Setup of alpha:
## Cinema
module Cinema(input [17:0]SW, input clk, input rst, output reg [17:0]LEDR , input [3:0]KEY, output [7:0]HEX0,
			  output [7:0]HEX4, output [7:0]HEX5, output [7:0]HEX6, output [7:0]HEX7, output [7:0]HEX1, output [7:0]HEX2, output [7:0]HEX3);
integer filmeEscolhido;  
integer filme;  
integer horarioEscolhido;  
integer horario;  
integer assentoEscolhido;  
reg [17:0] assento11;  
reg [17:0] assento12;  
reg [17:0] assento21;  
reg [17:0] assento22;  
integer valorInserido;  
integer valor;  
integer pago;  
integer quantidadeDeIngresso;  
integer trocoFeito;  
integer troco;  
wire [7:0]F = 4'hF;  
wire [7:0]H = 4'hC;  
reg [7:0]dFilme;  
reg [7:0]dHorario;  
reg [7:0]display1;  
reg [7:0]display2;  
reg [7:0]display3;  
reg [7:0]display4;  
integer bouncing;  
integer bouncing2;  
integer i;  
integer pagoAgora;  
always@(posedge clk) begin
  if (rst) begin  
    filmeEscolhido <= 0; filme <= 0; horarioEscolhido <= 0; horario <= 0; assentoEscolhido <= 0;
    assento11 <= 0; assento12 <= 0; assento21 <= 0; assento22 <= 0;
    valorInserido <= 0; valor <= 0; pago <= 0; quantidadeDeIngresso <= 0; trocoFeito <= 0; troco <= 0;
    dFilme <= 0; dHorario <= 0; display1 <= 0; display2 <= 0; display3 <= 0; display4 <= 0;
    bouncing <= 0; LEDR <= 0;
  end else begin
    if(!filmeEscolhido && bouncing == 0) begin  
		troco = 0;
        if(KEY == 4'b1110) begin  
            filme = 1;  
            filmeEscolhido = 1;  
            dFilme = 4'h1;  
            bouncing = 1;  
        end
        if(KEY == 4'b1101) begin  
            filme = 2;  
            filmeEscolhido = 1;  
            dFilme = 4'h2;  
  ...
Size in the first run: about 2500 cells after synthesis, ~190 flip-flops, about 110 I/O pins, ~17000 sq um of cells after synthesis.
Settings: LEC_CHECK=0, ABC_AREA=1, CAP_MARGIN=20, CORE_MARGIN=2, CORE_UTILIZATION=72, CTS_CLUSTER_DIAMETER=244, CTS_CLUSTER_SIZE=79, PLACE_DENSITY_LB_ADDON=0.01, SLEW_MARGIN=20; clock period 14.3 ns.
run.sh (not shown) runs the stock make flow with config.mk's settings and CLKGATE_MAP_FILE=.
Status(alpha) = ERROR, stage = global routing
Modified inputs, beta compared to alpha
- CTS_CLUSTER_DIAMETER no longer set, was 244
- ABC_AREA no longer set, was 1
- SETUP_SLACK_MARGIN now 4.25, previously not set
- MAX_ROUTING_LAYER now met4, previously not set
- TNS_END_PERCENT now 5, previously not set
- CTS_CLUSTER_SIZE no longer set, was 79
beta had finished all stages when the layout checks came back failing, citing negative setup slack. Against alpha, area after synthesis in beta rose by a few percent. Min area figure in the yosys stat output across beta and alpha: alpha. beta: worst slack at placement 1.19 ns below alpha. Diff alpha -> beta | placed instance count | decrease of 237. Number of standard cells after synthesis delta for beta relative to alpha: 248 lower. The lower simple-gate portion of the synthesized area came out of beta. Compared with alpha, post-synthesis cell count from yosys in beta decreased by a little under 10%. beta reports a higher total die size than alpha does.
Relative to beta, the following input files were edited for gamma:
- clearing MAX_ROUTING_LAYER, which used to be met4
- putting CTS_CLUSTER_SIZE at 72 where nothing was set
- clearing TNS_END_PERCENT, which used to be 5
- putting ABC_AREA at 1 where nothing was set
- swapping 4.25 for 3.27 in SETUP_SLACK_MARGIN
- swapping 14.3 for 11.6 in the clock period (ns, I/O delays scaled along)
[summary]
gamma failed in global routing with GRT-0232.
gamma vs beta — summed standard-cell area reported by yosys dropped by a few percent
gamma ended up with a lower half-perimeter wire length after detailed placement than beta did.
In gamma the post-synthesis adder-cell area fraction turned out 0.26 points higher than in beta.
> inputs changed (gamma -> delta)
- TNS_END_PERCENT newly set to 5
- SETUP_SLACK_MARGIN changed from 3.27 to 4.19
- ABC_AREA removed (was 1)
- HOLD_SLACK_MARGIN newly set to -0.08
- CTS_CLUSTER_SIZE removed (was 72)
- the clock period (ns, I/O delays scaled along) changed from 11.6 to 14.5
Notes after the runs:
Between delta and gamma, it is delta whose mapped cell area is higher, by 2.8%. For number of standard cells after synthesis, dividing the value from gamma by the value from delta gives 1.11. Compared with gamma, delta shows count of placed standard cells including taps lower by 262. Height of the die (delta over gamma): increase, about 1.3%. gamma did not run to completion, as it errored out during global routing. Completing all stages was not enough for delta: its layout failed the final checks because of negative setup slack.

---

Starting RTL as in the previous note.
==> flow/config.mk <==
export PLATFORM = sky130hd
export DESIGN_NAME = Cinema
export DESIGN_NICKNAME = Cinema
export VERILOG_FILES = /design/flow/design.v
export SDC_FILE = /design/flow/constraint.sdc
export NUM_CORES = 4
export LEC_CHECK = 0
export ABC_AREA = 0
export CAP_MARGIN = 0
export CELL_PAD_IN_SITES_GLOBAL_PLACEMENT = 0
export CORE_MARGIN = 2
export CORE_UTILIZATION = 72
export CTS_CLUSTER_DIAMETER = 32
export CTS_CLUSTER_SIZE = 33
export MAX_ROUTING_LAYER = met5
export PLACE_DENSITY = 0.4
export SLEW_MARGIN = 20
export TNS_END_PERCENT = 80
==> flow/constraint.sdc <==
create_clock -name core_clock -period 10.1 [get_ports {clk}]
set_input_delay 2.0200 -clock core_clock [delete_from_list [all_inputs] [get_ports {clk}]]
set_output_delay 2.0200 -clock core_clock [all_outputs]
set_load 0.01 [all_outputs]
The first run completed and failed the layout checks on setup timing.
==> next run, changes <==
ABC_AREA = not set   (was 0)
CAP_MARGIN = 20   (was 0)
CELL_PAD_IN_SITES_GLOBAL_PLACEMENT = not set   (was 0)
CORE_UTILIZATION = 43   (was 72)
CTS_CLUSTER_DIAMETER = not set   (was 32)
CTS_CLUSTER_SIZE = not set   (was 33)
MAX_ROUTING_LAYER = not set   (was met5)
PLACE_DENSITY = not set   (was 0.4)
TNS_END_PERCENT = not set   (was 80)
clock period = 14.2 ns   (was 10.1 ns; I/O delays follow)
The changed run completed and failed the layout checks on setup timing.
Hold slack got worse by 0.022 ns.
Area after synthesis does not change.
Non-clock buffer count is lower by 49.
Routed wire length goes down by 22%.
Register-to-register slack improves by 4.6 ns.
Via count fell by 14%.
Setup slack improves by 4.3 ns.
Core utilization went down by 37 points.
Die size rises by 66%.
First-iteration DRC count fell by 69%.
==> next run, changes <==
ABC_AREA = 1   (was not set)
CORE_UTILIZATION = 72   (was 43)
HOLD_SLACK_MARGIN = -0.08   (was not set)
PLACE_DENSITY_LB_ADDON = 0.01   (was not set)
TNS_END_PERCENT = 5   (was not set)
clock period = 14.5 ns   (was 14.2 ns; I/O delays follow)
Outcome: The new run stopped in 5_1_grt; synthesized cell count went up by 11%; area after synthesis went down by 2.7%; die area went down by 41%.
==> next run, changes <==
ABC_AREA = not set   (was 1)
HOLD_SLACK_MARGIN = not set   (was -0.08)
TNS_END_PERCENT = not set   (was 5)
clock period = 14.3 ns   (was 14.5 ns; I/O delays follow)
- The new run ran to the end with violations: setup timing
- area after synthesis goes up by 2.8%
- die area increases by 2.7%
- synthesized cell count is lower by 9.7%
==> next run, changes <==
ABC_AREA = 1   (was not set)
CTS_CLUSTER_SIZE = 37   (was not set)
HOLD_SLACK_MARGIN = -0.08   (was not set)
SETUP_SLACK_MARGIN = 4.19   (was not set)
TNS_END_PERCENT = 5   (was not set)
clock period = 14.1 ns   (was 14.3 ns; I/O delays follow)
Result: This time the run never finished: it broke off in 5_1_grt with GRT-0232. Die area fell by a few percent. Synthesized cell count grows by roughly a tenth. Area after synthesis shrinks by a few percent.
==> next run, changes <==
CTS_CLUSTER_DIAMETER = 233   (was not set)
CTS_CLUSTER_SIZE = 73   (was 37)
HOLD_SLACK_MARGIN = not set   (was -0.08)
SETUP_SLACK_MARGIN = not set   (was 4.19)
TNS_END_PERCENT = not set   (was 5)
clock period = 14.3 ns   (was 14.1 ns; I/O delays follow)
After rerunning:
- The changed run ended with an error in 5_1_grt with GRT-0232
- synthesized cell count does not change
- die area is unchanged
- area after synthesis does not change

---

Starting RTL as in the previous note.
make LEC_CHECK=0 ABC_AREA=1 CAP_MARGIN=20 CELL_PAD_IN_SITES_DETAIL_PLACEMENT=1 CORE_MARGIN=2 CORE_UTILIZATION=64 CTS_CLUSTER_SIZE=88 PLACE_DENSITY_LB_ADDON=0.22 SLEW_MARGIN=20 finish   # period 17.5 ns
The first run ended with an error in 3_5_place_dp.
Next try:
CELL_PAD_IN_SITES_DETAIL_PLACEMENT = not set   (was 1)
CORE_UTILIZATION = 72   (was 64)
CTS_CLUSTER_SIZE = 79   (was 88)
HOLD_SLACK_MARGIN = 0.29   (was not set)
PLACE_DENSITY_LB_ADDON = 0.01   (was 0.22)
clock period = 14.3 ns   (was 17.5 ns; I/O delays follow)
Outcome: This time the run stopped in 5_1_grt. Synthesized cell count is unchanged. Synthesized area stays the same. Die size drops by 11%.
Next try:
CAP_MARGIN = 0   (was 20)
CELL_PAD_IN_SITES_GLOBAL_PLACEMENT = 0   (was not set)
HOLD_SLACK_MARGIN = not set   (was 0.29)
MAX_ROUTING_LAYER = met5   (was not set)
TNS_END_PERCENT = 80   (was not set)
clock period = 13.7 ns   (was 14.3 ns; I/O delays follow)
Outcome: The new run did not get past 5_1_grt on GRT-0232. Die size does not change. Synthesized cell count does not change. Area after synthesis is unchanged.
Next try:
ABC_AREA = 0   (was 1)
CORE_MARGIN = 3   (was 2)
CORE_UTILIZATION = 66   (was 72)
CTS_CLUSTER_SIZE = not set   (was 79)
PLACE_DENSITY_LB_ADDON = not set   (was 0.01)
clock period = 15.7 ns   (was 13.7 ns; I/O delays follow)
This time the run ran to the end with violations: setup timing.
Synthesized area climbs by 2.8%.
Synthesized cell count drops by 9.7%.
Die size climbs by 14%.
Next try:
ABC_AREA = not set   (was 0)
CAP_MARGIN = 20   (was 0)
CELL_PAD_IN_SITES_GLOBAL_PLACEMENT = not set   (was 0)
CORE_MARGIN = 2   (was 3)
CORE_UTILIZATION = 72   (was 66)
MAX_ROUTING_LAYER = not set   (was met5)
PLACE_DENSITY_LB_ADDON = 0.01   (was not set)
TNS_END_PERCENT = not set   (was 80)
clock period = 14.5 ns   (was 15.7 ns; I/O delays follow)
=>
- The changed run reached the layout checks and failed them: setup timing
- setup slack gets worse by 990 ps
- via count climbs by 8.3%
- clock-buffer cell count climbs by 1
- flip-flop count does not change
- die area drops by 10%
- wire length climbs by 15%
